===== config.mk =====
export PLATFORM = sky130hd
export DESIGN_NAME = apollo_top
export DESIGN_NICKNAME = apollo_top
export VERILOG_FILES = /design/flow/design.v
export SDC_FILE = /design/flow/constraint.sdc
export NUM_CORES = 4
export LEC_CHECK = 0
export CAP_MARGIN = 20
export CORE_MARGIN = 2
export CORE_UTILIZATION = 70
export PLACE_DENSITY = 0.6
export SLEW_MARGIN = 20

===== constraint.sdc =====
create_clock -name core_clock -period 6.82 [get_ports {clk}]
set_input_delay 1.3640 -clock core_clock [delete_from_list [all_inputs] [get_ports {clk}]]
set_output_delay 1.3640 -clock core_clock [all_outputs]
set_load 0.01 [all_outputs]

===== run.sh =====
#!/bin/bash
# the make line also repeats each setting of config.mk as NAME=value (left out here)
make -C /OpenROAD-flow-scripts/flow DESIGN_CONFIG=/design/flow/config.mk WORK_HOME=/design/flow/orfs CLKGATE_MAP_FILE= finish

===== design.v =====
`timescale 1ns / 1ps
module SHIFT #
(
	parameter SPI_LEN = 4'd8 
) 
 (
  input Clk,
  input SckWr, 
  input SckRd, 
  input Rst,   
  input IsLoad,
  input [SPI_LEN-1:0] DataIn, 
  input SftIn, 
  input SftEn, 
  output SftOut, 
  output reg [SPI_LEN-1:0]DataOut 
  );
  reg [SPI_LEN-1:0] DataInt; 
  assign SftOut=DataInt[7];  
  always @( posedge Clk )
    if( !Rst )begin 
		DataInt <= 0;
		DataOut <= 0;
	 end
	 else if(IsLoad ) DataInt <= DataIn; 
    else if( SftEn ) begin
		if(SckWr) DataInt <= { DataInt [SPI_LEN-2:0], 1'b0 }; 
		if(SckRd) DataOut <= { DataOut [SPI_LEN-2:0], SftIn };
    end
endmodule
`timescale 1ns / 1ps
module spi #
(
parameter SPI_LEN = 4'd8, 
parameter SPI_DIV = 4'd1  
) 
(
Clk,Rst,Sck,Mosi,Miso,RdData,WrData,IsSta,IsDone
);  
input  Clk; 
input  Rst; 
output Sck;  
output Mosi;
input  Miso;
output [SPI_LEN -1:0] RdData;
input  [SPI_LEN -1:0] WrData;
input  IsSta; 
output IsDone;
reg  [1:0] SckState;  
reg  s; 
reg  SckEn;  
reg  IsDone; 
reg  [6:0]SckC;  
reg  [3:0]BitC;  
wire SftOut; 
reg  Sck,SckD1;
wire SckUp,SckNp;
assign SckUp=Sck&&(!SckD1);
assign SckNp=!Sck&&(SckD1);
always @(posedge Clk) if(!Rst) SckD1 <= 1'b0; else SckD1 <= Sck;
always @(posedge Clk)
if(!Rst) BitC <= 4'd0; else
if(SckEn && SckUp) BitC <= BitC + 1'b1; else if(BitC == SPI_LEN) BitC<=4'd0;
assign Mosi=  SftOut ; 
always @(posedge Clk)
if(!Rst)begin
		s<=1'b0; IsDone <= 1'b0; SckEn <= 1'b0;
end
else begin 
		case(s)
		0:  
		begin IsDone <= 1'b0; SckEn <= 1'b0; if( IsSta )s<= 1'b1; end
		1: 
		begin  
		SckEn<=1'b1; if(BitC == SPI_LEN)begin SckEn <= 1'b0; IsDone <= 1'b1; s <= 1'b0;end
		end
		endcase
end
always @(posedge Clk)
if(!Rst)begin SckC <= 7'd0; Sck <= 1'b0; SckState <= 2'd0;end
else begin
		case( SckState )
		0: 
		begin SckC <= 7'd0; Sck <= 1'd0; if( SckEn ) SckState <= 2; end
		1:
		begin 
		Sck <= 1'b1; if( SckC >= SPI_DIV ) begin SckState <= 2; SckC <= 7'd0; end else SckC <= SckC + 1'b1;
		end
		2: 
		begin 
		Sck <= 1'b0;
		if( SckC >= SPI_DIV ) begin  SckC<=7'd0; if( SckEn ) SckState <= 1; else SckState <= 0; end 
		else SckC <= SckC + 1'b1; 
		end
		endcase
end
wire  IsSpiLd;
assign IsSpiLd = IsSta;
			SHIFT#
				(
					.SPI_LEN(SPI_LEN)  
				)
			SHIFT_INST
				( 
					.Clk(Clk), 
					.Rst(Rst),
					.SckWr(SckNp),
					.SckRd(SckUp),
					.IsLoad(IsSpiLd), 
					.DataIn(WrData), 
					.SftIn(Miso), 
					.SftEn(SckEn),  
					.SftOut(SftOut), 
					.DataOut(RdData) 
				 );
endmodule
`timescale 1ns / 1ps
`timescale 1ns / 1ps
module display(clk,rst_n,Sftclk,Lchclk,SDout,Srst_n,Dpy0,Dpy1,Dpy2,Dpy3);
input clk;
input rst_n;
output Sftclk;
output Lchclk;
output SDout;
output Srst_n;
input  [3:0]Dpy0;
input  [3:0]Dpy1;
input  [3:0]Dpy2;
input  [3:0]Dpy3;
parameter 
		zero = 8'b1100_0000,
		one  = 8'b1111_1001,
		two  = 8'b1010_0100,
		three= 8'b1011_0000,
		four = 8'b1001_1001,
		five = 8'b1001_0010,
		six  = 8'b1000_0010,
		seven= 8'b1111_1000,
		eight= 8'b1000_0000,
		nine = 8'b1001_0000;
parameter 
		IDLE =0,
		BYT0 =1,
		BYT0W=2,
		BYT1 =3,
		BYT1W=4;
reg Lchclk;
reg Srst_n;
reg rdy;
reg IsSta;
reg [7:0]WrData;
reg [2:0]s;
reg [2:0]Dpy_n;
reg [3:0]dp;
reg [3:0]data;
reg [7:0]dat;
wire IsDone;
wire [7:0] RdData;
always @(posedge clk or negedge rst_n)begin
	if(!rst_n)begin 
		IsSta <= 1'b0; s<= 1'b0; Lchclk <= 1'b0; Srst_n <= 1'b0;
		rdy <= 1'b0; WrData <= 8'd0;
	end
	else begin
		case(s)
		0 : 
		begin IsSta <= 0; s <= 3'd1; rdy <=0; Srst_n <= 1; end  
		1,2:  
		s <= s + 1'b1;
		3:    
		begin WrData <= dp; IsSta <= 1; Srst_n <=1; s <= 4; Lchclk <= 0;end 
		4:   
		begin IsSta <=0; if( IsDone ) begin s <= 5; Lchclk <= 0; end end   
		5 :   
		begin WrData <= dat ;IsSta <= 1;s <= 6; end     
		6:   
		begin IsSta <=0; if( IsDone ) begin s <= 0; Lchclk <= 1;rdy <= 1;end end
	endcase
	end
end
always @(posedge clk or negedge rst_n) begin
	if(!rst_n)
		Dpy_n <= 3'd0;
	else begin 
			if( rdy ) begin Dpy_n <= Dpy_n + 3'd1; 
			if( Dpy_n == 3'd3 ) Dpy_n <= 3'd0; end	
	end
end
always @( posedge clk or negedge rst_n)begin
		if(!rst_n) begin data <= 4'd0; dp <= 4'd0; end
		else
			case ( Dpy_n ) 
			0:
			begin data <= Dpy0;dp <= 4'b1000;end
			1:
			begin data <= Dpy1;dp <= 4'b0100;end
			2:
			begin data <= Dpy2;dp <= 4'b0010;end
			3:
			begin data <= Dpy3;dp <= 4'b0001;end
			endcase
end
always @(posedge clk or negedge rst_n)begin
		if(!rst_n) dat <= 8'd0;
		else
			case( data ) 
				0: dat <= zero; 
				1: dat <= one;
				2: dat <= two;
				3: dat <= three;
				4: dat <= four;
				5: dat <= five;
				6: dat <= six;
				7: dat <= seven;
				8: dat <= eight;
				9: dat <= nine;
			endcase
end
localparam SPI_LEN =4'd8;
localparam SPI_DIV =4'd1;
spi#(
	.SPI_LEN(SPI_LEN), 
	.SPI_DIV(SPI_DIV)
)
hc595x2(
				.Clk(clk),
				.Rst(rst_n),
				.Sck(Sftclk),
				.Mosi(SDout),
				.Miso(1'b0),
				.RdData(RdData),
				.WrData(WrData),
				.IsSta(IsSta),
				.IsDone(IsDone)
				);
endmodule
module binary2bcd(
      clk,
      rst_n,
      binary,
      state_en,
		refresh,
		BCD
);
parameter   b_length      = 10;
parameter   bcd_len       = 16;
parameter   idle              = 5'b00001;
parameter   shift             = 5'b00010;
parameter   wait_judge   = 5'b00100;
parameter   judge           = 5'b01000;
parameter   add_3          = 5'b10000;
input       clk;
input       rst_n;
input    [b_length-1:0]  binary;
input      state_en;
input refresh;
output reg [bcd_len-1:0]  BCD;
reg  [b_length-1:0]  reg_binary;     
reg  [3:0]    bcd0, bcd1, bcd2, bcd3;
reg  [3:0]    shift_time;                    
reg   [5:0]    c_state, n_state;
reg      add3_en;
reg      change_done;
reg refresh_r;
always@(posedge clk or negedge rst_n)
begin
        if(!rst_n)
              refresh_r <= 1'b0;
       else if(refresh)
             refresh_r <= 1'b1;
end
always@(posedge clk or negedge rst_n)
begin
        if(!rst_n)
              c_state <= idle;
       else
             c_state <= n_state;
end
always@(posedge clk or negedge rst_n)
begin
       if(!rst_n)
                  n_state <= idle;
       else
               case(n_state)
					idle:begin
                               if((binary!=0)&&(state_en == 1'b1)&&(refresh_r == 1'b1))
                                       n_state <= shift;
                              else
                                      n_state <= idle;
                          end
					shift: n_state <= wait_judge;
					wait_judge: begin
										if(change_done==1'b1)
                                    n_state <= idle;
                              else
                                    n_state <= judge;
									end
               judge:begin   
									 if(add3_en)
												n_state <= add_3;
									 else
												n_state <= shift;
                          end
               add_3:begin
                                 n_state <= shift;
                           end
               default: n_state <= idle;  
              endcase
end
always@(posedge clk or negedge rst_n)
begin
         if(!rst_n)
                  begin
                          shift_time  <= 4'b0;
                          change_done <= 1'b0;
                          add3_en  <= 1'b0;
                          reg_binary <= 0;
                          bcd0 <= 4'b0;
                          bcd1 <= 4'b0;
                          bcd2 <= 4'b0;
                          bcd3 <= 4'b0;
                          BCD <= 0;
                 end
         else
           case(n_state)
           idle:begin
                          shift_time <= b_length;
                          reg_binary <= binary;
                          bcd2     <= 4'b0;
                          bcd1     <= 4'b0;
                          bcd0     <= 4'b0;
								  bcd3 <= 4'd0;
                  end
          shift:begin 
                      {bcd3,bcd2,bcd1,bcd0,reg_binary} <= {bcd3,bcd2,bcd1,bcd0,reg_binary}<<1;
                      shift_time <= shift_time-1;
                      if(shift_time==1)     change_done <= 1'b1;
                      else                       change_done <= 1'b0;    
                 end
  wait_judge:begin
                       if((bcd3>=4'd5)||(bcd2>=4'd5)||(bcd1>=4'd5)||(bcd0>=4'd5))
                               add3_en <= 1;
                       else
                               add3_en <= 0;
                      if(change_done==1)   BCD <= {bcd3,bcd2,bcd1,bcd0};
                    end
        judge:  add3_en <= 0;
       add_3: begin
							  if(bcd3 >= 4'd5) bcd3 <= bcd3 + 4'b0011; else bcd3 <= bcd3;
                       if(bcd2>=4'd5) bcd2 <= bcd2 + 4'b0011; else bcd2 <= bcd2;
                       if(bcd1>=4'd5) bcd1 <= bcd1 + 4'b0011; else bcd1 <= bcd1;
                       if(bcd0>=4'd5) bcd0 <= bcd0 + 4'b0011; else bcd0 <= bcd0;
                   end
      default: begin
                           change_done <= 1'b0;
                           add3_en  <= 1'b0;
                  end
           endcase
        end
endmodule
`timescale 1ns / 1ps
module segment_driver(
    input clk,
    input rst_n,
	 input refresh,
	 input[9:0] bin,
	 output Sftclk,
	 output Lchclk,
	 output SDout
    );
wire[15:0] bcd_out;
binary2bcd my_binary2bcd(	.clk(clk),
									.rst_n(rst_n),
									.state_en(1'b1),
									.refresh(refresh),
									.binary(bin),
									.BCD(bcd_out));
display dpy_rssi(	.clk(clk),
						.rst_n(rst_n),
						.Dpy0(bcd_out[3:0]),
						.Dpy1(bcd_out[7:4]),
						.Dpy2(bcd_out[11:8]),
						.Dpy3(bcd_out[15:12]),
						.Sftclk(Sftclk),
						.Lchclk(Lchclk),
						.SDout(SDout));
endmodule
`timescale 1ns / 1ps
module speed_select(clk,rst_n,bps_start,clk_bps,uart_ctrl);
input[2:0] uart_ctrl;
input clk;	 
input rst_n;	
input bps_start;	
output clk_bps;	 
parameter 	bps9600 		= 5208,	 
			 	bps19200 	= 2604,	 
				bps38400 	= 1302,	 
				bps57600 	= 868,	 
				bps115200	= 434;	 
parameter 	bps9600_2 	    = 2604,
				bps19200_2	= 1302,
				bps38400_2	= 651,
				bps57600_2	= 434,
				bps115200_2 = 217;  
reg[12:0] bps_para;	
reg[12:0] bps_para_2;	
reg[12:0] cnt;			
reg clk_bps_r;			
wire[2:0] uart_ctrl_r = uart_ctrl;	 
always @ (posedge clk or negedge rst_n) begin
	if(!rst_n) begin 
			bps_para <= 13'd0;
			bps_para_2 <= 13'd0;	
		end
	else  begin
			case (uart_ctrl_r)	
				3'd0:	begin
						bps_para <= bps9600;
						bps_para_2 <= bps9600_2;
						end
				3'd1:	begin
						bps_para <= bps19200;
						bps_para_2 <= bps19200_2;
						end
				3'd2:	begin
						bps_para <= bps38400;
						bps_para_2 <= bps38400_2;
						end
				3'd3:	begin
						bps_para <= bps57600;
						bps_para_2 <= bps57600_2;
						end
				3'd4:	begin
						bps_para <= bps115200;
						bps_para_2 <= bps115200_2;
						end
				default:begin
				        bps_para <= bps9600;
						bps_para_2 <= bps9600_2;
						end
				endcase
		end
end
always @ (posedge clk or negedge rst_n)
	if(!rst_n) cnt <= 13'd0;
	else if(cnt<bps_para && bps_start) cnt <= cnt+1'b1;	
	else cnt <= 13'd0;
always @ (posedge clk or negedge rst_n)
	if(!rst_n) clk_bps_r <= 1'b0;
	else if(cnt==bps_para_2 && bps_start) clk_bps_r <= 1'b1;	 
	else clk_bps_r <= 1'b0;
assign clk_bps = clk_bps_r;
endmodule
module uart_rx(
				clk,rst_n,
				rs232_rx,rx_data,rx_int,
				clk_bps,bps_start
			);
input clk;		
input rst_n;	
input rs232_rx;	
input clk_bps;	
output reg bps_start;	
output[7:0] rx_data;	
output reg rx_int;	
reg rs232_rx0,rs232_rx1,rs232_rx2,rs232_rx3;	
wire neg_rs232_rx;	
always @ (posedge clk or negedge rst_n) 
	if(!rst_n) begin
		rs232_rx0 <= 1'b0;
		rs232_rx1 <= 1'b0;
		rs232_rx2 <= 1'b0;
		rs232_rx3 <= 1'b0;
	end
	else begin
		rs232_rx0 <= rs232_rx;
		rs232_rx1 <= rs232_rx0;
		rs232_rx2 <= rs232_rx1;
		rs232_rx3 <= rs232_rx2;
	end
assign neg_rs232_rx = rs232_rx3 & rs232_rx2 & ~rs232_rx1 & ~rs232_rx0;
reg[3:0] num;	
always @ (posedge clk or negedge rst_n)
	if(!rst_n) bps_start <= 1'b0;
	else if(!bps_start && neg_rs232_rx) bps_start <= 1'b1;	
	else if((num == 4'd9) && clk_bps) bps_start <= 1'b0;	
reg[7:0] rx_temp_data;	
always @ (posedge clk or negedge rst_n)
	if(!rst_n) begin
		rx_temp_data <= 8'd0;
		num <= 4'd0;
		rx_int <= 1'b0;
	end
	else if(bps_start) begin	
		if(clk_bps) begin		
			if(num < 4'd9) begin
				num <= num+1'b1;
				rx_int <= 1'b0;	
			end
			else begin
				num <= 4'd0;			
				rx_int <= 1'b1;			
			end
			case (num)
				4'd1: rx_temp_data[0] <= rs232_rx;	
				4'd2: rx_temp_data[1] <= rs232_rx;	
				4'd3: rx_temp_data[2] <= rs232_rx;	
				4'd4: rx_temp_data[3] <= rs232_rx;	
				4'd5: rx_temp_data[4] <= rs232_rx;	
				4'd6: rx_temp_data[5] <= rs232_rx;	
				4'd7: rx_temp_data[6] <= rs232_rx;	
				4'd8: rx_temp_data[7] <= rs232_rx;	
				default: ;
			endcase
		end
		else rx_int <= 1'b0;
	end
	else rx_int <= 1'b0;
assign rx_data = rx_temp_data;	
endmodule
`timescale 1ns / 1ps
module uart_tx(clk,rst_n,clk_bps,rx_data,rx_int,rs232_tx,bps_start);
input clk;		 
input rst_n;	
input clk_bps;		 
input[7:0] rx_data;	
input rx_int;		 
output rs232_tx;	 
output bps_start;	
reg rx_int0,rx_int1,rx_int2;	 
wire neg_rx_int;	 
always @ (posedge clk or negedge rst_n) begin
	if(!rst_n) begin
			rx_int0 <= 1'b0;
			rx_int1 <= 1'b0;
			rx_int2 <= 1'b0;
		end
	else begin
			rx_int0 <= rx_int;
			rx_int1 <= rx_int0;
			rx_int2 <= rx_int1;
		end
end
assign neg_rx_int =  ~rx_int1 & rx_int2;	 
reg[7:0] tx_data;	
reg bps_start_r;
reg tx_en;	
reg[3:0] num;
always @ (posedge clk or negedge rst_n) begin
	if(!rst_n) begin
			bps_start_r <= 1'b0;
			tx_en <= 1'b0;
			tx_data <= 8'd0;
		end
	else if(neg_rx_int) begin	
			bps_start_r <= 1'b1;
			tx_data <= rx_data;	
			tx_en <= 1'b1;		
		end
	else if(num==4'd11) begin	
			bps_start_r <= 1'b0;
			tx_en <= 1'b0;
		end
end
assign bps_start = bps_start_r;
reg rs232_tx_r;
always @ (posedge clk or negedge rst_n) begin
	if(!rst_n) begin
			num <= 4'd0;
			rs232_tx_r <= 1'b1;
		end
	else if(tx_en) begin
			if(clk_bps)	begin
					num <= num+1'b1;
					case (num)
						4'd0:	rs232_tx_r <= 1'b0; 	
						4'd1:	rs232_tx_r <= tx_data[0];	 
						4'd2:	rs232_tx_r <= tx_data[1];	 
						4'd3: rs232_tx_r <= tx_data[2];	 
						4'd4: rs232_tx_r <= tx_data[3];	 
						4'd5: rs232_tx_r <= tx_data[4];	 
						4'd6: rs232_tx_r <= tx_data[5];	 
						4'd7:	rs232_tx_r <= tx_data[6];	 
						4'd8: rs232_tx_r <= tx_data[7];	 
						4'd9: rs232_tx_r <= 1'b1;	
					 	default: rs232_tx_r <= 1'b1;
						endcase
				end
			else if(num==4'd11) num <= 4'd0;	
		end
end
assign rs232_tx = rs232_tx_r;
endmodule
`timescale 1ns / 1ps
module my_uart(clk,rst_n,rs232_rx,rs232_tx,tx_in,rx_out,rx_over,tx_write);
input clk;	 
input rst_n;	
input rs232_rx;	 
input[7:0] tx_in; 
input tx_write;   
output rs232_tx;	 
output[7:0] rx_out; 
output rx_over;     
wire bps_start_rx;	
wire clk_bps_rx;		 
speed_select		speed_rx(	.clk(clk),	
										.rst_n(rst_n),
										.bps_start(bps_start_rx),
										.clk_bps(clk_bps_rx),
										.uart_ctrl(3'd4)
										);
uart_rx			uart_rx(		.clk(clk),
									.rst_n(rst_n),
									.rs232_rx(rs232_rx),
									.clk_bps(clk_bps_rx),
									.bps_start(bps_start_rx),
									.rx_data(rx_out),
									.rx_int(rx_over)
									);
wire bps_start_tx;	
wire clk_bps_tx;		 
speed_select		speed_tx(	.clk(clk),	
										.rst_n(rst_n),
										.bps_start(bps_start_tx),
										.clk_bps(clk_bps_tx),
										.uart_ctrl(3'd4)
										);
uart_tx			uart_tx(		.clk(clk),
									.rst_n(rst_n),
									.clk_bps(clk_bps_tx),
									.rx_data(tx_in),
									.rx_int(~tx_write),
									.rs232_tx(rs232_tx),
									.bps_start(bps_start_tx)
									);
endmodule
`timescale 1ns / 1ps
module controller(
    input clk,
    input rst_n,
    input [7:0] rx_out,		 
    input rx_over,			 
	 input [7:0] recv_in,	 
	 input recv_write,	 
    output [7:0] tx_in,	 
    output tx_write,		 
	 output recv_ce,		 
	 output recv_rst,		 
	 output [7:0] scode,	 
	 output scode_rdy,	 
	 output [7:0]level	 
    );
parameter CMD_RESET = 1;
parameter CMD_ON = 2;
parameter CMD_OFF = 3;
parameter CMD_STATUS = 4;
parameter CMD_SILENCE = 5;
parameter CMD_LEVEL = 6;
parameter STATE_IDLE = 0;
parameter STATE_RESET = 1;
parameter STATE_ON = 2;
parameter STATE_OFF = 3;
parameter STATE_STATUS = 4;
parameter STATE_SILENCE = 5;
parameter STATE_RETURN = 6;
parameter STATE_LEVEL = 7;
reg rx_over_r;
wire rx_over_pos;
always @ (posedge clk or negedge rst_n) begin
	if(!rst_n) begin
		rx_over_r <= 1'b0;
		end
	else begin
		rx_over_r <= rx_over;
		end
end
assign rx_over_pos = ~rx_over_r & rx_over;
reg recv_en;	
reg ctr_out;	
reg recv_rst_r;	
reg[3:0] para_cnt;	
reg[7:0] para_buf;
reg[15:0] out_cnt;
reg[3:0] state;
reg[3:0] state_r;
reg[7:0] level_r;
reg[7:0] scode_r;
reg scode_rdy_r;
reg[7:0] tx_in_r;		
reg tx_write_r;
always @ (posedge clk or negedge rst_n) begin
	if(!rst_n) begin
		recv_en <= 1'b0;
		ctr_out <= 1'b0;
		recv_rst_r <= 1'b1;
		level_r <= 8'd100;
		para_cnt <= 4'd0;
		para_buf <= 8'd0;
		out_cnt <= 16'd0;
		state <= STATE_IDLE;
		tx_in_r <= 8'd0;
		tx_write_r <= 1'b0;
		scode_r <= 8'd0;
		scode_rdy_r <= 1'd0;
		end
	else begin
		case(state)
			STATE_IDLE: begin
				if (rx_over_pos) begin
					case(rx_out)
						CMD_RESET: begin  
							state <= STATE_RESET;
							end
						CMD_ON: begin
							state <= STATE_ON;
							end
						CMD_OFF: begin
							state <= STATE_OFF;
							end
						CMD_STATUS: begin
							out_cnt <= 16'd20000;
							state <= STATE_STATUS;
							end
						CMD_SILENCE: state <= STATE_SILENCE;
						CMD_LEVEL: state <= STATE_LEVEL;
						default: state <= STATE_RETURN;
						endcase
					end
				end
			STATE_RESET: begin
					scode_r <= 8'd0;
					scode_rdy_r <= 1'b1;
					recv_rst_r <= 1'b0;
					state <= STATE_RETURN;
				end
			STATE_ON: begin
					scode_r <= 8'd1;
					scode_rdy_r <= 1'b1;
					recv_en <= 1'b1;
					state <= STATE_RETURN;
				end
			STATE_OFF: begin
					scode_r <= 8'd2;
					scode_rdy_r <= 1'd1;
					recv_en <= 1'b0;
					state <= STATE_RETURN;
				end
			STATE_STATUS: begin
					ctr_out <= 1'b1;
					out_cnt <= out_cnt - 16'd1;
					if (out_cnt == 16'd20000) tx_write_r <= 1'b0;
					else if (out_cnt == 16'd19998) begin
							tx_in_r <= {6'd0, recv_en, ctr_out};
							tx_write_r <= 1'b1;
						end
					else if (out_cnt == 16'd10008) begin
							tx_write_r <= 1'b0;
						end
					else if (out_cnt == 16'd9998) begin
							tx_in_r <= level_r;
							tx_write_r <= 1'b1;
						end
					else if (out_cnt == 16'd0)state <= STATE_RETURN;
				end
			STATE_SILENCE: begin
					if (rx_over_pos) begin
						para_buf <= rx_out;
						state <= STATE_RETURN;
					end else
						state <= STATE_SILENCE;
				end
			STATE_LEVEL: begin
					if (rx_over_pos) begin
						scode_r <= rx_out;
						scode_rdy_r <= 1'd1;
						level_r <= rx_out;
						state <= STATE_RETURN;
					end else
						state <= STATE_LEVEL;
				end
			STATE_RETURN: begin
					case(state_r)
						STATE_RESET: begin
								recv_rst_r <= 1'b1;
								state <= STATE_RETURN;
							end
						STATE_ON: begin
								ctr_out <= 1'b1;
								if (recv_en == 1'b1) tx_in_r <= 8'd1;
								else tx_in_r <= 8'd2;
								tx_write_r <= 1'b1;
								state <= STATE_RETURN;
							end
						STATE_OFF: begin
								ctr_out <= 1'b1;
								if (recv_en == 1'b0) tx_in_r <= 8'd1;
								else tx_in_r <= 8'd2;
								tx_write_r <= 1'b1;
								state <= STATE_RETURN;
							end
						STATE_STATUS: begin	 
								if (recv_en == 1'b1) tx_in_r <= 8'd1;
								else tx_in_r <= 8'd2;
								tx_write_r <= 1'b1;
								state <= STATE_RETURN;
							end
						STATE_SILENCE: begin
								if (para_buf == 8'd1) ctr_out <= 1'b1;
								else ctr_out <= 1'b0;
								state <= STATE_RETURN;
							end
						STATE_LEVEL: begin
								tx_in_r <= 8'd1;
								tx_write_r <= 1'b1;
								state <= STATE_RETURN;
							end
						STATE_RETURN: begin
								tx_write_r <= 1'b0;
								scode_rdy_r <= 1'd0;
								state <= STATE_IDLE;
							end
					endcase
				end
			default:	state <= STATE_IDLE;
		endcase
	end
end
always @ (posedge clk or negedge rst_n) begin
	if(!rst_n) begin
		state_r <= STATE_IDLE;
		end
	else begin
		state_r <= state;
		end
end
assign tx_in = ctr_out ? tx_in_r : recv_in;
assign tx_write = ctr_out ? tx_write_r : recv_write;
assign recv_rst = recv_rst_r;
assign recv_ce = recv_en;
assign scode = scode_r;
assign scode_rdy = scode_rdy_r;
assign level = level_r;
endmodule
`timescale 1ns / 1ps
module ad_driver(
    input clk,
    input ce,
    input rst_n,
    input[7:0] din,
    output clk_out,
	 output reg[7:0] dout,
    output ready
    );
reg[3:0] cnt;
always@(posedge clk or negedge rst_n)begin
	if (!rst_n)	cnt <= 4'd0;
	else if (ce)	cnt <= cnt + 4'd1;
end
reg clk_r;
always@(posedge clk or negedge rst_n)begin
	if (!rst_n) begin
		clk_r <= 1'b0;
	end
	else if (ce) begin
		if (cnt == 7)	clk_r <= 1'b1;
		else if (cnt == 15) clk_r <= 1'b0;
	end
end
reg rdy;
always@(posedge clk or negedge rst_n)begin
	if (!rst_n) begin
		dout <= 0;
		rdy <= 1'b0;
	end
	else if (ce) begin
		if (cnt == 8'd10) begin
			dout <= din;
			rdy <= 1'b1;
		end
		else rdy <= 1'b0;
	end
end
assign ready = rdy;
assign clk_out = clk_r;
endmodule
`timescale 1ns / 1ps
module manchester(
    input [15:0] din,
    output [7:0] dout
    );
assign dout[7] = din[15] & (~din[14]);
assign dout[6] = din[13] & (~din[12]);
assign dout[5] = din[11] & (~din[10]);
assign dout[4] = din[9] & (~din[8]);
assign dout[3] = din[7] & (~din[6]);
assign dout[2] = din[5] & (~din[4]);
assign dout[1] = din[3] & (~din[2]);
assign dout[0] = din[1] & (~din[0]);
endmodule
`timescale 1ns / 1ps
module get_data(
	input clk,
    input ce,
   input rst_n,
	input bin,
	input ben,
   output [15:0] uid,
	output [7:0] zid,
	output [7:0] cnt,
	output [7:0] ftype,
   output drdy
   );
parameter HEAD = 4'b1100;
parameter TAIL = 4'b0011;
reg[87:0] bbuf;
always @ (posedge clk or negedge rst_n)
	if(!rst_n) bbuf <= 0;
	else if (ce) begin
	 if (ben) bbuf <= {bbuf[86:0], bin};
	end
wire[15:0] uid_m;
manchester huid_manchester(	.din(bbuf[83:68]),
										.dout(uid_m[15:8]));
manchester luid_manchester(	.din(bbuf[67:52]),
										.dout(uid_m[7:0]));
wire[7:0] zid_m;
manchester zid_manchester(	.din(bbuf[51:36]),
									.dout(zid_m));
wire[7:0] cnt_m;
manchester cnt_manchester(	.din(bbuf[19:4]),
									.dout(cnt_m));
wire[7:0] type_m;
manchester type_manchester(	.din(bbuf[35:20]),
										.dout(type_m));
reg[15:0] uid_r;
reg[7:0] zid_r;
reg[7:0] cnt_r;
reg[7:0] type_r;
reg drdy_r;
always @ (posedge clk or negedge rst_n) begin
	if(!rst_n) begin
		uid_r <= 0;
		zid_r <= 0;
		cnt_r <= 0;
		type_r <= 0;
		drdy_r <= 0;
	end
	else if (ce) begin
	 if (ben) begin
		if ((bbuf[87:84] == HEAD) && (bbuf[3:0] == TAIL)) begin
			uid_r <= uid_m;
			zid_r <= zid_m;
			cnt_r <= cnt_m;
			type_r <= type_m;
			drdy_r <= 1'b1;
		end
	end 
	else drdy_r <= 1'b0;
	end
end
assign uid = uid_r;
assign zid = zid_r;
assign cnt = cnt_r;
assign ftype = type_r;
assign drdy = drdy_r;
endmodule
`timescale 1ns / 1ps
module get_rssi(
	input clk,
    input ce,
   input rst_n,
   input [7:0] din,
   input den,
	input bin,
	input ben,
   output [7:0] dout,
   output drdy
   );
parameter IDLE = 0;
parameter CAL = 1;
parameter OUT = 2;
reg[255:0] d_buf;
always @ (posedge clk or negedge rst_n)
	if(!rst_n) d_buf <= 0;
	else if (ce) begin
	 if(den) d_buf <= {d_buf[247:0], din[7:0]};
	end
wire[7:0] d_delay;
assign d_delay = d_buf[255:248];
reg[1:0] state;
reg[15:0] sum;
reg aver_rdy;
always @ (posedge clk or negedge rst_n) begin
	if(!rst_n) begin
		state <= IDLE;
		sum <= 0;
		aver_rdy <= 1'b0;
	end
	else if (ce) begin
	 begin
		case(state)
			IDLE: begin
				aver_rdy <= 1'b0;
				if (den) begin
					sum <= sum - d_delay;
					state <= CAL;
					end
				else state <= IDLE;
				end
			CAL: begin
				sum <= sum + din;
				aver_rdy <= 1'b1;
				state <= IDLE;
				end
			OUT: begin
				state <= IDLE;
				end
			default: state <= IDLE;
		endcase
	end
	end
end
reg[7:0] aver;
always @ (posedge clk or negedge rst_n)
	if(!rst_n) aver <= 0;
	else if (ce) begin
	 if(aver_rdy) aver <= sum[13:6];
	end
reg[7:0] llv;
always @ (posedge clk or negedge rst_n)
	if(!rst_n) llv <= 0;
	else if (ce) begin
	 if(ben == 1 && bin == 0) llv <= aver;
	end
reg[7:0] hlv;
always @ (posedge clk or negedge rst_n)
	if(!rst_n) hlv <= 0;
	else if (ce) begin
	 if(ben == 1 && bin == 1) hlv <= aver;
	end
reg ben_r;
always @ (posedge clk or negedge rst_n)
	if(!rst_n) ben_r <= 1'b0;
	else if (ce) begin
	 ben_r <= ben;
	end
reg[7:0] rssi;
reg rssi_rdy;
always @ (posedge clk or negedge rst_n)
	if(!rst_n) begin
		rssi <= 0;
		rssi_rdy <= 1'b0;
	end
	else if (ce) begin
	 if(ben_r && bin == 1) begin
		rssi <= hlv - llv;
		rssi_rdy <= 1'b1;
	end
	else rssi_rdy <= 1'b0;
	end
reg[511:0] rssi_buf;
always @ (posedge clk or negedge rst_n)
	if(!rst_n) rssi_buf <= 0;
	else if (ce) begin
	 if(rssi_rdy) rssi_buf <= {rssi_buf[503:0], rssi[7:0]};
	end
wire[7:0] rssi_delay;
assign rssi_delay = rssi_buf[511:504];
reg[1:0] rstate;
reg[15:0] rsum;
reg rssi_aver_rdy;
always @ (posedge clk or negedge rst_n) begin
	if(!rst_n) begin
		rstate <= IDLE;
		rsum <= 0;
		rssi_aver_rdy <= 1'b0;
	end
	else if (ce) begin
	 begin
		case(rstate)
			IDLE: begin
				rssi_aver_rdy <= 1'b0;
				if (rssi_rdy) begin
					rsum <= rsum - rssi_delay;
					rstate <= CAL;
					end
				else rstate <= IDLE;
				end
			CAL: begin
				rsum <= rsum + rssi;
				rssi_aver_rdy <= 1'b1;
				rstate <= IDLE;
				end
			OUT: begin
				rssi_aver_rdy <= 1'b1;
				rstate <= IDLE;
				end
			default: rstate <= IDLE;
		endcase
	end
	end
end
wire[7:0] rssi_aver;
assign rssi_aver = rsum[14:7];
assign dout = rssi_aver;
assign drdy = rssi_aver_rdy;
endmodule
`timescale 1ns / 1ps
module frame_out(
    input clk,
    input ce,
	 input rst_n,
    input [15:0] uid,
    input [7:0] zid,
    input [7:0] cnt,
    input [7:0] ftype,
    input [7:0] rssi,
	 input den,
    output [7:0] dout,
    output drdy
    );
parameter HEAD = 8'hCA;
parameter TAIL = 8'hFE;
parameter O_DURTION = 6000;
reg trans_start;
wire trans_start_pos;
reg[20:0] ocnt;
reg[3:0] fcnt;
always @ (posedge clk or negedge rst_n)
	if(!rst_n) trans_start <= 0;
	else if (ce) begin
	 if (den) trans_start <= 1;
	else if (fcnt > 7) trans_start <= 0;
	end
reg[63:0] frame_buf;
always @ (posedge clk or negedge rst_n)
	if(!rst_n) frame_buf <= 0;
	else if (ce) begin
	 if (trans_start_pos) frame_buf[63:0] <= {HEAD[7:0], uid[15:0], zid[7:0], cnt[7:0], ftype[7:0], rssi[7:0], 8'hFE};
	else if (ocnt == O_DURTION && trans_start == 1) frame_buf[63:0] <= {frame_buf[55:0], 8'd0};
	end
reg trans_start_r;
always @ (posedge clk or negedge rst_n)
	if(!rst_n) trans_start_r <= 0;
	else if (ce) begin
	 trans_start_r <= trans_start;
	end
assign trans_start_pos = trans_start & (~trans_start_r);
always @ (posedge clk or negedge rst_n)
	if(!rst_n) ocnt <= 0;
	else if (ce) begin
	 if (trans_start_pos) ocnt <= 0;
	else if (trans_start == 1)begin
		if (ocnt < O_DURTION) ocnt <= ocnt + 1;
		else ocnt <= 0;
		end
	else ocnt <= 0;
	end
always @ (posedge clk or negedge rst_n)
	if(!rst_n) fcnt <= 0;
	else if (ce) begin
	 if (trans_start_pos) fcnt <= 0;
	else if (trans_start == 1)begin
		if (ocnt == O_DURTION) fcnt <= fcnt + 1;
		end
	else fcnt <= 0;
	end
reg[7:0] dout_r;
reg drdy_r;
always @ (posedge clk or negedge rst_n) begin
	if(!rst_n) begin
		dout_r <= 0;
		drdy_r <= 1'b0;
	end
	else if (ce) begin
	 if (trans_start == 1 && ocnt == 50) begin
		dout_r <= frame_buf[63:56];
		drdy_r <= 1'b1;
	end
	else drdy_r <= 1'b0;
	end
end
assign dout = dout_r;
assign drdy = drdy_r;
endmodule
`timescale 1ns / 1ps
module Num_creat(rst,ahead,behind,Num);
input rst,ahead,behind;
output [3:0] Num; 
reg [3:0] Num;
parameter N=4'b1000;
always @(ahead or behind)
		begin
			case({ahead,behind})
				2'b10:		Num = N+4'b0001;
				2'b01: 		Num = N-4'b0001;
				default: 	Num = N;
			endcase
		end
endmodule
`timescale 1ns / 1ps
module Loop_Filter(rst,ahead_in,behind_in,ahead_out,behind_out);
input rst,ahead_in,behind_in;
output ahead_out,behind_out;
assign ahead_out = ahead_in;
assign behind_out = behind_in;
endmodule
`timescale 1ns / 1ps
module phase_detector(rst,clk,clk_pe,clk_ne,clk_low1,ppmdata,Num_in,enable,ahead,behind); 
input rst,clk,clk_pe,clk_ne,clk_low1,enable,ppmdata;
input [3:0] Num_in;
output ahead,behind;
parameter N = 4'b1000;
reg[3:0] adder,count_num,adder_mid,adder_mid_ahead;
reg add_permit,ahead_mid,behind_mid;
reg firstbit;
always @(posedge clk or negedge rst)
begin
	if(!rst)
		begin
			add_permit <= 1'b0;
			count_num <= 4'b0000;
			adder <= 4'b0000;
			adder_mid <= N/2;
			adder_mid_ahead <=N/2;
			firstbit <= 1'b0;
		end
	else if (clk_pe)
		begin
			if(enable && Num_in == N)
				begin	
					adder_mid_ahead <= adder_mid;
					add_permit <= 1'b1;
					count_num <= count_num + 4'b0001;
					firstbit <= ppmdata;
					adder <= adder + {1'b0,1'b0,1'b0,ppmdata};
				end
			if(!enable && Num_in == N && add_permit)
				begin
					if(count_num == N-4'b0001)
						begin
							count_num <= 4'b0000;
							adder_mid <= adder + {1'b0,1'b0,1'b0,ppmdata};
							adder <= 4'b0000;
						end
					else
						begin
							count_num <=count_num +4'b0001;
							adder <= adder + {1'b0,1'b0,1'b0,ppmdata};
						end
				end
			else if(Num_in != N)
				begin
					firstbit <= ppmdata;
					add_permit <= 1'b0;
					count_num <= 4'b0000;
					adder <= 4'b0000;
					adder_mid <= N/2;
					firstbit <= 1'b0;
				end
		end
end
always @(posedge clk or negedge rst)
begin
	if(!rst)
		begin
			ahead_mid <= 1'b0;
			behind_mid <= 1'b0;
		end
	else if (clk_ne)
		begin
			if(enable && Num_in == N)
				begin
					if((adder_mid < N/2 && !firstbit && adder_mid >0)||(adder_mid > N/2 && adder_mid < N && firstbit))
						begin
							ahead_mid <= 1'b1 ;
							behind_mid <= 1'b0;
						end
					else if((adder_mid < N/2 && adder_mid >0 && firstbit)||(adder_mid > N/2 && adder_mid <N && !firstbit))	
						begin
							ahead_mid <= 1'b0;
							behind_mid <= 1'b1 ;
						end
					else if(adder_mid == N )
						begin
							if(adder_mid_ahead == 0)
								begin
									ahead_mid <= 1'b1 ;
									behind_mid <= 1'b0 ;
								end
							else
								begin
									ahead_mid <= ahead_mid ;
									behind_mid <= behind_mid ;
								end
						end
					else if(adder_mid ==0)
						begin
							if(adder_mid_ahead == N)
								begin
									ahead_mid <= 1'b1 ;
									behind_mid <= 1'b0 ;
								end
							else
								begin
									ahead_mid <= ahead_mid ;
									behind_mid <= behind_mid ;
								end
						end	
					else
						begin	
							ahead_mid <= 1'b0 ;
							behind_mid <= 1'b0 ;
						end
				end
			else
				begin
					ahead_mid <= 1'b0 ;
					behind_mid <= 1'b0 ;					
				end
		end
end
assign ahead = ahead_mid & enable;
assign behind = behind_mid &enable;
endmodule		
`timescale 1ns / 1ps
module clock_devide(rst,Num,clk,clk_pe,enable,clk_low);
input rst,clk,clk_pe;
input[3:0] Num;
output enable,clk_low;
reg enable,clk_low1;
reg[3:0] counter;
reg[3:0] Num_here;
wire clk_low;
parameter N=4'b1000;
assign clk_low=~clk_low1;
always @(posedge clk or negedge rst)
begin
	if(!rst)
		begin
			enable <= 1'b0;
			counter <= 4'b0000;
			clk_low1 <= 1'b0;
			Num_here <= N;
		end
	else if (clk_pe)
		begin
			counter <= counter + 4'b0001;
			case(counter)
				4'b0000:
					begin
						clk_low1 <= ~clk_low1;
						Num_here <= Num;
						enable <= 1'b0;
					end
				N/2:
					begin
						clk_low1 <= ~clk_low1;
					end
				Num_here-4'b0001:
					begin
						enable <= 1'b1;
						counter <= 4'b0000;
					end
				default:	;
			endcase
		end
end
endmodule
`timescale 1ns / 1ps
module bit_synchronize(rst,clk,clk_pe,clk_ne,ppmdata,clk_low); 
input clk,clk_pe,clk_ne,ppmdata,rst;
output clk_low;
wire[3:0] Num;
wire clk_low1 = 1'b0;
wire enable,ahead,behind,ahead_final,behind_final; 
phase_detector 	U1(rst,clk,clk_pe,clk_ne,clk_low1,ppmdata,Num,enable,ahead,behind); 
Loop_Filter  	U2(rst,ahead,behind,ahead_final,behind_final);
Num_creat		U3(rst,ahead_final,behind_final,Num);
clock_devide	U4(rst,Num,clk,clk_pe,enable,clk_low);
endmodule
`timescale 1ns / 1ps
module get_bit(
    input clk,
    input ce,
    input rst_n,
    input din,
    output reg dout,
    output reg drdy
    );
parameter BPS = 125_000;
parameter BPS_CNT = 50000000/2/BPS/8;
reg[199:0] din_r;
always @ (posedge clk or negedge rst_n)
	if(!rst_n) din_r <= 0;
	else if (ce) begin
	 din_r <= {din_r[198:0], din};
	end
reg clk_8th;		
reg[21:0] cnt;
always @ (posedge clk or negedge rst_n) begin
	if(!rst_n) begin
			clk_8th <= 1'b0;
			cnt <= 22'd0;
		end
	else if (ce) begin
	 begin
		if(cnt == BPS_CNT)	begin
			clk_8th <= ~clk_8th;
			cnt <= 22'd0;
		end
		else begin
			cnt <= cnt + 22'd1;
		end
	end
	end
end
wire syn_out;
wire clk_tick = ce && (cnt == BPS_CNT);
wire clk_pe = clk_tick && !clk_8th;
wire clk_ne = clk_tick && clk_8th;
bit_synchronize bit_syn(.clk(clk),
								.clk_pe(clk_pe),
								.clk_ne(clk_ne),
								.rst(rst_n),
								.ppmdata(din),
								.clk_low(syn_out));
reg syn_out_buf;
always @ (posedge clk or negedge rst_n) begin
	if(!rst_n) begin
		syn_out_buf <=  1'b0;
	end
	else if (ce) begin
	 begin
		syn_out_buf <=  syn_out;
	end
	end
end
wire syn_neg;
assign syn_neg = ~syn_out & syn_out_buf;
always @ (posedge clk or negedge rst_n) begin
	if(!rst_n) begin
		dout <= 1'b0;
		drdy <= 1'b0;
	end
	else if (ce) begin
	 begin
		if(syn_neg) begin
			dout <= din;
			drdy <= 1'b1;
		end
		else begin
			drdy <= 1'b0;
		end
	end
	end
end
endmodule
`timescale 1ns / 1ps
module receiver(
    input clk,
    input ce,
    input rst_n,
	 input [7:0] level,
    input [7:0] din,
    input den,
    output [7:0] dout,
    output drdy,
	 output test1,
	 output test2
    );
parameter IDLE = 0;
parameter CAL = 1;
parameter OUT = 2;
wire bdata;
assign bdata = (din > level) ? 1'b1 : 1'b0;
wire bout;
wire brdy;
get_bit get_bit(	.clk(clk),
				.ce(ce),
				.rst_n(rst_n),
				.din(bdata),
				.dout(bout),
				.drdy(brdy));
wire [7:0] rssi;
wire rssi_rdy;
get_rssi get_rssi(	.clk(clk),
				.ce(ce),
							.rst_n(rst_n),
							.din(din),
							.den(den),
							.bin(bout),
							.ben(brdy),
							.dout(rssi),
							.drdy(rssi_rdy));
wire[15:0] uid;
wire[7:0] zid;
wire[7:0] cnt;
wire[7:0] ftype;
wire data_rdy;
get_data get_data(	.clk(clk),
				.ce(ce),
							.rst_n(rst_n),
							.bin(bout),
							.ben(brdy),
							.uid(uid),
							.zid(zid),
							.cnt(cnt),
							.ftype(ftype),
							.drdy(data_rdy));
reg[20:0] data_rdy_r;
always @ (posedge clk or negedge rst_n)
	if (!rst_n) data_rdy_r <= 0;
	else if (ce) begin
	 data_rdy_r <= {data_rdy_r[19:0], data_rdy};
	end
frame_out frame_out(	.clk(clk),
				.ce(ce),
							.rst_n(rst_n),
							.uid(uid),
							.zid(zid),
							.cnt(cnt),
							.ftype(ftype),
							.rssi(rssi),
							.den(data_rdy_r[8]),
							.dout(dout),
							.drdy(drdy));				
assign test1 = bdata;
assign test2 = brdy;
endmodule
`timescale 1ns / 1ps
module apollo_top(
	input clk,
   input rst_n,
	input rs232_rx,	 
	output rs232_tx,	 
	input[7:0] in_ad_data,
	output out_ad_clk,
	output Sftclk,
	output Lchclk,
	output SDout,
	output test1,
	output test2
    );
wire[7:0] tx_in;
wire tx_write;
wire[7:0] rx_out;
wire rx_over;
my_uart	uart(	.clk(clk),
					.rst_n(rst_n),
					.rs232_rx(rs232_rx),
					.rs232_tx(rs232_tx),
					.tx_in(tx_in),
					.tx_write(tx_write),
					.rx_out(rx_out),
					.rx_over(rx_over)
					);
wire[7:0] recv_in;
wire recv_write;
wire recv_en;
wire recv_rst;
wire [7:0] scode;
wire scode_rdy;
wire [7:0] level;
controller controller(	.clk(clk),
								.rst_n(rst_n),
								.rx_out(rx_out),
								.rx_over(rx_over),
								.recv_in(recv_in),
								.recv_write(recv_write),
								.tx_in(tx_in),
								.tx_write(tx_write),
								.recv_ce(recv_en),
								.recv_rst(recv_rst),
								.scode(scode),
								.scode_rdy(scode_rdy),
								.level(level)
								);
segment_driver segment(	.clk(clk),
								.rst_n(rst_n),
								.bin({2'b00, scode}),
								.refresh(scode_rdy),
								.Sftclk(Sftclk),
								.Lchclk(Lchclk),
								.SDout(SDout));
wire[7:0] ad_data_in;
wire ad_data_rdy;
wire recv_rst_n = rst_n & recv_rst;
ad_driver ad_driver(	.clk(clk),
							.ce(recv_en),
							.rst_n(recv_rst_n),
							.din(in_ad_data),
							.clk_out(out_ad_clk),
							.dout(ad_data_in),
							.ready(ad_data_rdy));
receiver receiver(	.clk(clk),
							.ce(recv_en),
							.rst_n(recv_rst_n),
							.level(level),
							.din(ad_data_in),
							.den(ad_data_rdy),
							.dout(recv_in),
							.drdy(recv_write),
							.test1(test1),
							.test2(test2));
endmodule

==> results of run 1 <==
[layout make-up]
cell class | count | share of cell area [%]
timing repair buffer | 49 | 0.857
multi-input combinational | 2755 | 34.3
sequential | 1376 | 54.6
clock inverter | 42 | 0.911
clock buffer | 203 | 6.60
inverter | 104 | 0.621
tap | 1060 | 2.11
[routing by layer]
metal | vias to the layer above | track usage [%]
met5 | - | 0
met4 | 4 | 6.38
met3 | 143 | 3.80
met2 | 466 | 36.3
met1 | 16367 | 35.0
li1 | 15496 | -
[metrics by stage]
step	instance area [um^2]	cells	hold WS, ns
after global placement	58200	5344	0.339
after CTS	62900	5589	0.361
final	62900	5589	0.349
after floorplan	57000	4428	0.331
after global routing	62900	5589	0.359
after detailed placement	58200	5344	0.348
==> run summary, run 1 <==
Results of the run.

The run finished with no timing, DRC or antenna violations. The endpoint of the most critical setup path is test1. Looking at the post-CTS report, the setup buffer insertion count equals 0. Total global-route track usage over all layers is 23.4%.

The endpoint of the lowest-slack register-to-register path is receiver.get_rssi.rsum[12]. The mean instance size in the synthesized netlist is 12.9 um^2. The count of library flops with an enable pin is 0. The sum of negative setup slack is 0 ns.

Per the CTS log, the maximum H-tree level is 4. The report lists the cells along the critical path as inv_1 -> ha_1 -> a21o_1 -> a21o_1 -> a21oi_1 -> a21oi_1 -> clkdlybuf4s50_1. After layout, the setup clock skew is reported as 0.0222 ns. For this run, the final setup violation count is recorded as 0.

The launch point of the worst min-delay path is recorded as uart.uart_tx.rx_int0. The floorplan-stage core utilization is 70.8%. The number of antenna cells inserted is 0.

Broken down by cell family, the worst path's largest delay share belongs to AND-OR/OR-AND gates. The cell-mix breakdown from Yosys lists the compound-gate area share as 5.78%. The post-synthesis cell type count is 92.

Per the timing report, the most critical flop-to-flop path originates at receiver.get_rssi.rssi_buf[504]. According to the floorplan report, the die height is 289 um. The die area is 83700 um^2. Internal power comes to 0.0128 W.

The final critical-path setup slack is 2.41 ns. Per the power-grid run, VDD falls by no more than 0.227 mV. Setup repair after global routing left no endpoint under its margin.

In this run the power spent charging and discharging nets is 0.00320 W. The count of buffer and inverter cells on the critical path is 2. The critical path startpoint is controller.level_r[5].

The power consumption is 0.0160 W. Input and output buffers added on the ports amount to 17. Per the skew report, the later register of the worst-skew pair sees a clock latency of 0.71 ns. The switching share of power is 20.0%.

The slowest cell on the critical path is sky130_fd_sc_hd__clkdlybuf4s50_1. Pins over their slew limit in the final report were tallied at 0. For this block, the via count after detailed routing is 32476.

TritonRoute reported its final design rule violation total as 0. The power attributed to the clock group is 0.00773 W. The simple-gate portion of the synthesized area is 8.31%. The cell type contributing the most total cell area after synthesis is sky130_fd_sc_hd__dfrtp_1. The global-route congestion overflow total is 0. The longest clock path from root to sink contains 3 buffers. Yosys printed 17 warnings. The power report puts the leakage power at 31.1 nW. The multiplexer fraction of the synthesized cell area is 19.5%. The layout-stage area growth over the synthesis result is 10.3%. The synthesized netlist devotes 2.45% of its cell area to adder and majority cells. The leading power group is registers. The detailed router reports a met3 wire length of 3330 um. Of the total power, combinational logic draws 0.5%. The number of global-route vias before repair is 32645.

The routed metal-1 wire length is 45900 um. The worst path in the final design needs a cycle of 4.41 ns, including I/O delays and setup. The number of buffers created by CTS is 139. At the worst endpoint, the required time is 5.46 ns. The detail-routed via count per cell is 5.81. The synthesized-area fraction occupied by xor and xnor cells is 1.71%. The pre-CTS setup slack is 3.13 ns. The timing-limited maximum frequency is 227 MHz. The depth of the worst register-to-register path is 12. The type of origin of the critical path is a flop. The number of gates given a new drive strength after cts is 0. The yosys synthesis chip area is 57000 um^2. The number of filler cells placed in the layout is 4963. The cell at the root of the clock tree is sky130_fd_sc_hd__clkbuf_16. Looking at the max-slew report, the worst-margin pin has a slew of 1.04 ns.

The detail route stage leaves a number of antenna-violating nets equal to 0. The fraction of power consumed by sequential logic is 51.2%. The uppermost layer routed is met5. For reference, the placement row count at floorplan is 104. The clock slew seen by the registers of the worst setup and hold paths is 0.06 ns. Along the worst hold path, the cell count comes to 0. The final hold violation count recorded for this run is 0.

Dividing total power by cell area gives a power density of 254 nW/um^2. The endpoint of the worst hold path is uart.uart_tx.rx_int1. Synthesis inferred 1376 register bits. The post-synthesis cell type with the largest instance count is sky130_fd_sc_hd__dfrtp_1. All stages included, the depth of the critical timing path comes to 7.

The core region is 80500 um^2. The power report attributes to the clock group a share of 48.3%. The routed length per placed instance is 17.1 um. Per the layout area report, the register area comes to 34300 um^2.

The routability congestion estimate from global placement is 0.822. The kind of path behind the tightest hold check is reg -> reg. The initial antenna violation count came to 2. The worst pin sits at a relative slew slack of 30.5%.

The final layout net count is 4546. The critical-path maximum fanout is 4. The timing report gives the worst reg2reg path a setup slack of 3.21 ns. The total sequential power is 0.00819 W.

Clock tree synthesis found a total of 1376 sinks. The die is 289 um wide. The cell area after synthesis is 57000 um^2. The delay of the slowest cell on the worst path is 0.67 ns. The main area contributors are sky130_fd_sc_hd__dfrtp_1 (59%), sky130_fd_sc_hd__mux2_2 (19%), sky130_fd_sc_hd__nand2_1 (2.8%). Per the layout area report, the combinational gate area comes to 21600 um^2. The combinational logic power is 0.0000731 W. Detailed-route iteration 0 reported a violation count of 2074. The top logic cell family in the synthesized netlist is multiplexers. The critical setup path kind is reg -> out.

Note, the detailed placer reported a final HPWL of 57600 um. The post-layout period usage of the worst path is 64.7%. The sum of met2 wire segment lengths after detailed routing is 44400 um. At the end of the flow the core is filled with cells to 78.1%. In the synthesized netlist the async set-or-reset flop fraction comes to 98.0%. For this run, the leading register cell type out of synthesis is sky130_fd_sc_hd__dfrtp_1. According to the timing report, the arrival time at the worst endpoint equals 3.05 ns. TritonCTS built the clock tree.

The detailed-router iteration count before antenna repair is 5. 18 I/O pins were placed. Warnings raised by the tools during the run amount to 74. In the Yosys report, the sequential cells make up 60.2% of the chip area. The first global-routing pass estimated 162000 um of wire. The number of cells in Yosys stat is 4423. The wire length recorded after detailed routing is 95400 um.

In this run the biggest area consumer among cell types represents 58.7% of the synthesized area. The critical path endpoint category is an output port. The number of hold buffers added after CTS was 0. The reported max-cap violation count is 0. After synthesis, the most frequently instantiated cells are sky130_fd_sc_hd__dfrtp_1 (1337), sky130_fd_sc_hd__mux2_2 (947), sky130_fd_sc_hd__nand2_1 (425). The pin count of the biggest net entering global routing is 202. The post-synthesis cell count is 4423.
==> inputs of run 2 (changes only) <==
CORE_UTILIZATION = 72   (was 70)
PLACE_DENSITY = unset   (was 0.6)
clock period = 18.6 ns   (was 6.82 ns; I/O delays follow)
==> run 2 against run 1 <==
Compared with the run above:
- still clean
- global-route usage increased by 0.39 points
- synthesized cell count unchanged
- final cell count shrank 0.25%
- worst hold slack better by 0.0078 ns
- register-to-register slack better by 11 ns
- total power is 64% lower
==> run summary, run 2 <==
Results of the run.

The number of hold buffers added after CTS is 0 (unchanged). The share of total power in the clock network came to 47.3% (-1.0 points). The area fraction in full adders, half adders and majority gates is 2.45% (unchanged). The power attributed to the clock group is 0.00272 W (-65%). The proportion of power drawn by combinational gates is 0.5% (about the same). The number of setup violations in the final report was 0 (unchanged). The launch point of the worst register-to-register path is recorded as controller.recv_en. The worst clock skew was 0.0265 ns (+0.00432 ns). The portion of synthesized cell area occupied by the leading cell type came to 58.7% (unchanged).

The pin count of the biggest net entering global routing is 220 (+8.9%). The count of endpoints failing hold in the final timing report is 0 (unchanged). Looking at hold timing, the worst path starts from uart.uart_tx.rx_int0. The internal power is 0.00458 W (-64%). The power per standard cell area was 91.7 nW/um^2 (-64%). The number of antenna cells inserted is 0 (unchanged).

The worst-case vdd ir drop was 0.0993 mV (-56%). The post-synthesis cell type count came to 92 (unchanged). The worst path required time is 19.39 ns (+13.93 ns). The post-synthesis cell count is 4423 (unchanged).

The combinational logic power is 0.0000265 W. The floorplan-stage core utilization was 72.4% (+1.6 points). The first-pass GRT wire length is 162000 um (+0.11%). The reported max-cap violation count is 0 (unchanged). The layout-stage area growth over the synthesis result is 9.93%. The routed length per placed instance is 16.8 um (-1.6%).

In the post-synthesis netlist, the biggest area contributors are sky130_fd_sc_hd__dfrtp_1 (59%), sky130_fd_sc_hd__mux2_2 (19%), sky130_fd_sc_hd__nand2_1 (2.8%). The cell area after synthesis was 57000 um^2 (unchanged). The total sequential power is 0.00300 W (-63%). The critical-path maximum fanout is 147 (+143).

The detailed-router iteration count before antenna repair was 5 (unchanged). The slowest stage of the critical path belongs to the cell sky130_fd_sc_hd__buf_4. The fraction of power consumed by sequential logic is 52.3% (+1.1 points). The critical path starts at rst_n. The number of buffers inserted by port buffering is 17 (unchanged). The depth of the worst register-to-register path is 5 (-7).

Of all power groups, the one with the highest power is registers. The number of global-route vias before repair is 32869 (+0.69%). The number of standard cells in the final layout excluding fillers is 5575 (-0.25%). The total routing resource utilization after global routing is 23.8% (+0.39 points). Among the non-sequential cells, multiplexers take the most area. The number of levels in the clock H-tree is 4 (unchanged). The endpoint of the worst hold path is uart.uart_tx.rx_int1. The count of buffer and inverter cells on the critical path is 6 (+4). The yosys warning tally is 17 (unchanged). The switching share of power was 20.3% (+0.27 points).

The critical path ends at receiver.get_rssi.rssi_buf[95]. The number of ports placed on the die boundary is 18 (unchanged). By count the netlist is led by sky130_fd_sc_hd__dfrtp_1 (1337), sky130_fd_sc_hd__mux2_2 (947), sky130_fd_sc_hd__nand2_1 (425).

The number of placed cells counting well taps was 5328 (-0.30%). The tree is rooted in a sky130_fd_sc_hd__clkbuf_16. The endpoint arrival time on the critical path came to 7.69 ns (+4.64 ns).

The highest clock rate this design can be run at is 145 MHz. The yosys synthesis chip area is 57000 um^2 (unchanged). The post-layout period usage of the worst path is 37.1% (-28 points). The reported net switching power is 0.00116 W (-64%). The post-CTS setup buffer count was 0 (unchanged). The count of warning messages emitted by the tools is 71 (-4.1%). The detail-routed via count per cell came to 5.83 (+0.31%). The clock slew seen by the registers of the worst setup and hold paths is 0.06 ns (about the same). The delay of the slowest cell on the worst path is 0.85 ns (+0.18 ns). The number of nets with antenna violations after detailed routing is 0 (unchanged).

The relative slew slack is 18.9% (-12 points). The type of origin of the critical path is a primary input. The count of library flops with an enable pin is 0 (unchanged).

The sum of negative setup slack is 0 ns (unchanged). The synthesized-area fraction occupied by xor and xnor cells came to 1.71% (unchanged). The core box area is 78700 um^2 (-2.2%). Among cell families on the critical path, the largest total delay comes from buffers and inverters.

The die width came to 285 um (-1.4%). The worst-skew pair later-pin latency is 0.73 ns (+0.02 ns). The clock tree from TritonCTS is done.

The die area was 81400 um^2 (-2.7%). The mean instance size in the synthesized netlist came to 12.9 um^2 (unchanged). The critical path endpoint category is an async pin.

The number of DRC markers in iteration 0 is 2204 (+6.3%). The slew at the pin with the worst max-slew slack is 1.22 ns (+0.174 ns). The proportion of synthesized chip area in sequential cells is 60.2% (unchanged).

The number of core rows is 103 (-0.96%). The routability congestion estimate from global placement is 0.823 (+0.13%). The number of stages on the worst hold path is 0 (unchanged). The depth of the critical timing path with buffers and inverters included was 7 (unchanged). The most used flip-flop cell is sky130_fd_sc_hd__dfrtp_1. The number of sinks on the clock net was 1376 (unchanged).

The detailed-placement wirelength estimate is 56300 um (-2.3%). The vertical die dimension is 285 um (-1.4%). The multiplexer fraction of the synthesized cell area was 19.5% (unchanged). Setup repair after global routing left no endpoint under its margin. The via total after detailed routing is 32494 (+0.055%). The final layout net count was 4543 (-0.066%). The number of buffers created by CTS is 137 (-1.4%).

The number of gates given a new drive strength after cts came to 0 (unchanged). The max-slew violation total from the final report was 0 (unchanged). The final routed wirelength across all metal layers is 93700 um (-1.8%). The cell type contributing the most total cell area after synthesis is sky130_fd_sc_hd__dfrtp_1. The setup slack on the worst flop-to-flop path was 14.56 ns (+11.35 ns).

The final critical-path required period is 6.91 ns. The fraction of synthesis flops using an asynchronous set or reset pin is 98.0% (unchanged). The largest buffer count on any clock path is 3 (unchanged).

Looking at the reg2reg group, the worst path ends at receiver.get_rssi.rssi_buf[345]. The simple-gate portion of the synthesized area is 8.31% (unchanged). The AND-OR/OR-AND share of the synthesized area is 5.78% (unchanged). The count of state elements after synthesis was 1376 (unchanged). Walking the worst path, the cells encountered are clkbuf_8 -> and2_4 -> buf_4 -> buf_12 -> buf_16 -> buf_12 -> buf_16. The initial antenna violation count is 1 (-1). The post-synthesis cell type with the largest instance count is sky130_fd_sc_hd__dfrtp_1. The critical setup path kind is in -> async. The number of filler cells placed in the layout is 4562 (-8.1%).

The global-route congestion overflow total is 0 (unchanged). The leakage power of the design came to 31.0 nW (-0.45%). The kind of path behind the tightest hold check is reg -> reg. The number of cells in Yosys stat was 4423 (unchanged). The number of DRC violations after detailed routing is 0 (unchanged). The flow ran to the end and the layout has no timing, DRC or antenna violations.
run 2: layout make-up:
class / count / area, um^2 / share of cell area (%)
Clock buffer: 197 / 3920 / 6.25
Timing Repair Buffer: 48 / 566 / 0.902
Inverter: 104 / 390 / 0.623
Multi-Input combinational cell: 2755 / 21600 / 34.5
Sequential cell: 1376 / 34300 / 54.8
Tap cell: 1050 / 1310 / 2.10
Clock inverter: 45 / 566 / 0.902
run 2: routing by layer:
metal,wire [um],share of wire [%],global-route usage [%],vias up
li1,-,-,-,15489
met1,45300,48,36.0,16441
met2,43700,47,36.9,403
met3,2980,3.2,3.78,159
met4,1750,1.9,6.06,2
met5,9,0.0096,0,-
run 2: per-stage QoR:
step | area (um^2) | worst slack, ns | total power (W) | util (%) | hold slack (ns)
3_3_place_gp | 58100 | 10.66 | 0.00308 | 73.7 | 0.332
6_report | 62700 | 11.69 | 0.00575 | 79.6 | 0.357
3_5_place_dp | 58100 | 10.66 | 0.00309 | 73.7 | 0.343
4_1_cts | 62500 | 11.44 | 0.00581 | 79.4 | 0.357
2_1_floorplan | 57000 | 3.70 | 0.00307 | - | 0.331
5_1_grt | 62700 | 11.02 | 0.00593 | 79.6 | 0.358
==> inputs of run 3 (changes only) <==
CORE_UTILIZATION = 62   (was 72)
CTS_CLUSTER_SIZE = 97   (was unset)
PLACE_DENSITY = 0.6   (was unset)
clock period = 8.15 ns   (was 18.6 ns; I/O delays follow)
==> run 3 against run 2 <==
Compared with the run above:
- total power is 130% higher
- global-route usage fell by 3.7 points
- sequential share of layout area shrank 0.22 points
- sequential cell count did not move
- clock skew fell by 0.0070 ns
- critical path type is now reg -> out
==> run summary, run 3 <==
Results of the run.

The flow ran to the end and the layout has no timing, DRC or antenna violations. The number of DRC markers in iteration 0 is 2216 (+0.54%). By count the netlist is led by sky130_fd_sc_hd__dfrtp_1 (1337), sky130_fd_sc_hd__mux2_2 (947), sky130_fd_sc_hd__nand2_1 (425).

The leakage power of the design is 31.0 nW (+0.19%). The final routed wirelength across all metal layers is 92000 um (-1.8%). For this run, the leading register cell type out of synthesis is sky130_fd_sc_hd__dfrtp_1. The post-detailed-placement cell area came to 58300 um^2 (+0.43%). The fraction of synthesis flops using an asynchronous set or reset pin is 98.0% (unchanged). The fraction of power consumed by sequential logic is 51.9% (-0.4 points). The proportion of power drawn by combinational gates is 0.5% (about the same). The worst clock skew is 0.0195 ns (-0.00696 ns). The clock tree from TritonCTS is done. Setup repair after global routing left no endpoint under its margin. The endpoint arrival time on the critical path is 2.81 ns (-4.88 ns). The count of library flops with an enable pin is 0 (unchanged). The max-slew violation total from the final report is 0 (unchanged).

The top logic cell family in the synthesized netlist is multiplexers. The number of buffers inserted by port buffering is 17 (unchanged). The largest buffer count on any clock path is 3 (unchanged). The number of nets with antenna violations after detailed routing came to 0 (unchanged). The post-synthesis cell type with the largest instance count is sky130_fd_sc_hd__dfrtp_1.

The number of stages on the worst hold path was 0 (unchanged). The depth of the critical timing path with buffers and inverters included came to 8 (+1). The setup slack on the worst flop-to-flop path was 4.54 ns (-10.02 ns).

The number of core rows came to 111 (+7.8%). The number of DRC violations after detailed routing is 0 (unchanged). The detailed-placement wirelength estimate came to 56800 um (+0.93%). The area fraction in full adders, half adders and majority gates is 2.45% (unchanged). Based on the critical path, the design can be clocked at up to 225 MHz.

The power attributed to the clock group is 0.00629 W (+130%). Per STA, the worst path is made up of inv_1 -> ha_1 -> a21o_1 -> a21o_1 -> a21oi_1 -> a21oi_1 -> buf_4 -> clkdlybuf4s50_1. The vertical die dimension is 307 um (+7.7%). The startpoint of the worst hold path is uart.uart_tx.rx_int0. The share of total power in the clock network came to 47.6% (+0.3 points). The internal power is 0.0106 W (+130%). The post-synthesis cell type count was 92 (unchanged). The count of buffer and inverter cells on the critical path is 3 (-3). The simple-gate portion of the synthesized area came to 8.31% (unchanged). The smallest hold slack was 0.349 ns (-0.00760 ns). The family of cells with the greatest summed delay on the critical path is buffers and inverters.

The final cell area excluding filler cells was 62900 um^2 (+0.40%). The number of cells in Yosys stat is 4423 (unchanged). The switching share of power is 19.8% (-0.49 points). The floorplan-stage core utilization is 62.4% (-10 points).

The delay of the slowest cell on the worst path is 0.51 ns (-0.34 ns). The count of warning messages emitted by the tools is 72 (+1.4%). The layout-stage area growth over the synthesis result is 10.4%. The global routing usage on met1 is 29.8% (-6.1 points). The routability congestion estimate from global placement was 0.824 (about the same). The total sequential power is 0.00686 W (+130%). The total routing resource utilization after global routing is 20.1% (-3.7 points). The post-CTS setup buffer count came to 0 (unchanged). The relative slew slack is 20.1% (+1.2 points). The proportion of synthesized chip area in sequential cells is 60.2% (unchanged). The initial antenna violation count is 0 (-1). The final layout net count is 4552 (+0.20%). The portion of synthesized cell area occupied by the leading cell type is 58.7% (unchanged). The main area contributors are sky130_fd_sc_hd__dfrtp_1 (59%), sky130_fd_sc_hd__mux2_2 (19%), sky130_fd_sc_hd__nand2_1 (2.8%).

The number of ports placed on the die boundary was 18 (unchanged). The largest part of the power goes to registers. STA classifies the critical path startpoint as a flop. The worst-case vdd ir drop is 0.191 mV (+92%).

The number of setup violations in the final report is 0 (unchanged). The power per standard cell area was 210 nW/um^2 (+130%). The global routing usage on met2 is 30.3% (-6.6 points). The routed length per placed instance is 16.1 um (-4.3%). STA classifies the critical path endpoint as an output port. The count of endpoints failing hold in the final timing report is 0 (unchanged). The multiplexer fraction of the synthesized cell area is 19.5% (unchanged). Combinational power for this build is 0.0000621 W.

The worst path needs 4.44 ns of the cycle, external delays included. The met3 layer usage reported by global route came to 3.48% (-0.29 points). The first-pass GRT wire length is 158000 um (-2.6%).

The reported net switching power is 0.00261 W (+120%). The depth of the worst register-to-register path is 12 (+7). The via total after detailed routing came to 32051 (-1.4%). The root buffer cell chosen for the clock tree is sky130_fd_sc_hd__clkbuf_16. The die width is 307 um (+7.7%). The number of antenna cells inserted came to 0 (unchanged).

In this run the most used layer during global routing was met2. The reported max-cap violation count is 0 (unchanged). The number of buffers created by CTS is 141 (+2.9%). The core box area came to 91400 um^2 (+16%). The sum of negative setup slack is 0 ns (unchanged). The slew at the pin with the worst max-slew slack is 1.20 ns (-0.0182 ns). In this run the worst setup path begins at controller.level_r[5]. For the worst reg-to-reg path, the startpoint reported by OpenROAD is receiver.get_rssi.rssi_buf[504].

The clock slew seen by the registers of the worst setup and hold paths came to 0.06 ns (about the same). The power consumption is 0.0132 W (+130%). The mean instance size in the synthesized netlist was 12.9 um^2 (unchanged). The endpoint of the lowest-slack register-to-register path is receiver.get_rssi.rsum[12].

The yosys warning tally is 17 (unchanged). The number of gates given a new drive strength after cts is 0 (unchanged). The path class of the tightest hold or removal check is reg -> reg. The count of state elements after synthesis is 1376 (unchanged).

The detail-routed via count per cell is 5.60 (-3.9%). The number of levels in the clock H-tree is 4 (unchanged). The synthesized-area fraction occupied by xor and xnor cells is 1.71% (unchanged). The pin count of the biggest net entering global routing is 208 (-5.5%).

The post-layout period usage of the worst path is 54.5% (+17 points). The number of sinks on the clock net is 1376 (unchanged). The cell type contributing the most total cell area after synthesis is sky130_fd_sc_hd__dfrtp_1. The endpoint of the worst hold path is uart.uart_tx.rx_int1. The endpoint of the most critical setup path is test1. The critical-path maximum fanout is 4 (-97%).

The cell area after synthesis was 57000 um^2 (unchanged). The die area is 94400 um^2 (+16%). The yosys synthesis chip area is 57000 um^2 (unchanged). The detailed-router iteration count before antenna repair was 7 (+2).

The post-synthesis cell count was 4423 (unchanged). The AND-OR/OR-AND share of the synthesized area was 5.78% (unchanged). The number of hold buffers added after CTS is 0 (unchanged). The slowest cell on the critical path is sky130_fd_sc_hd__dfstp_2. The number of global-route vias before repair was 31741 (-3.4%).

The worst setup path is of the reg -> out kind. The global-route congestion overflow total is 0 (unchanged). The worst-skew pair later-pin latency is 0.74 ns (about the same). The worst path required time came to 6.52 ns (-12.87 ns).
[run 3: final cells by class]
type / instances / area [um^2]
Clock inverter: 32 / 313
Clock buffer: 215 / 4270
Tap cell: 1186 / 1480
Multi-Input combinational cell: 2755 / 21600
Fill cell: 6638 / 28500
Sequential cell: 1376 / 34300
Timing Repair Buffer: 53 / 549
Inverter: 104 / 390
[run 3: per-stage QoR]
stage	utilization, %	cells	setup slack [ns]
after detailed placement	63.8	5473	3.81
after global routing	68.9	5721	3.55
final	68.9	5721	3.71
after global placement	63.8	5473	3.78
after CTS	68.8	5720	3.65
after floorplan	-	4428	-4.51
[run 3: per-layer routing]
layer / vias up / wire length (um)
li1: 15501 / -
met1: 16048 / 45500
met2: 352 / 41500
met3: 150 / 2890
met4: 0 / 2140
met5: - / 0
Power is estimated from default activity; no workload was simulated.
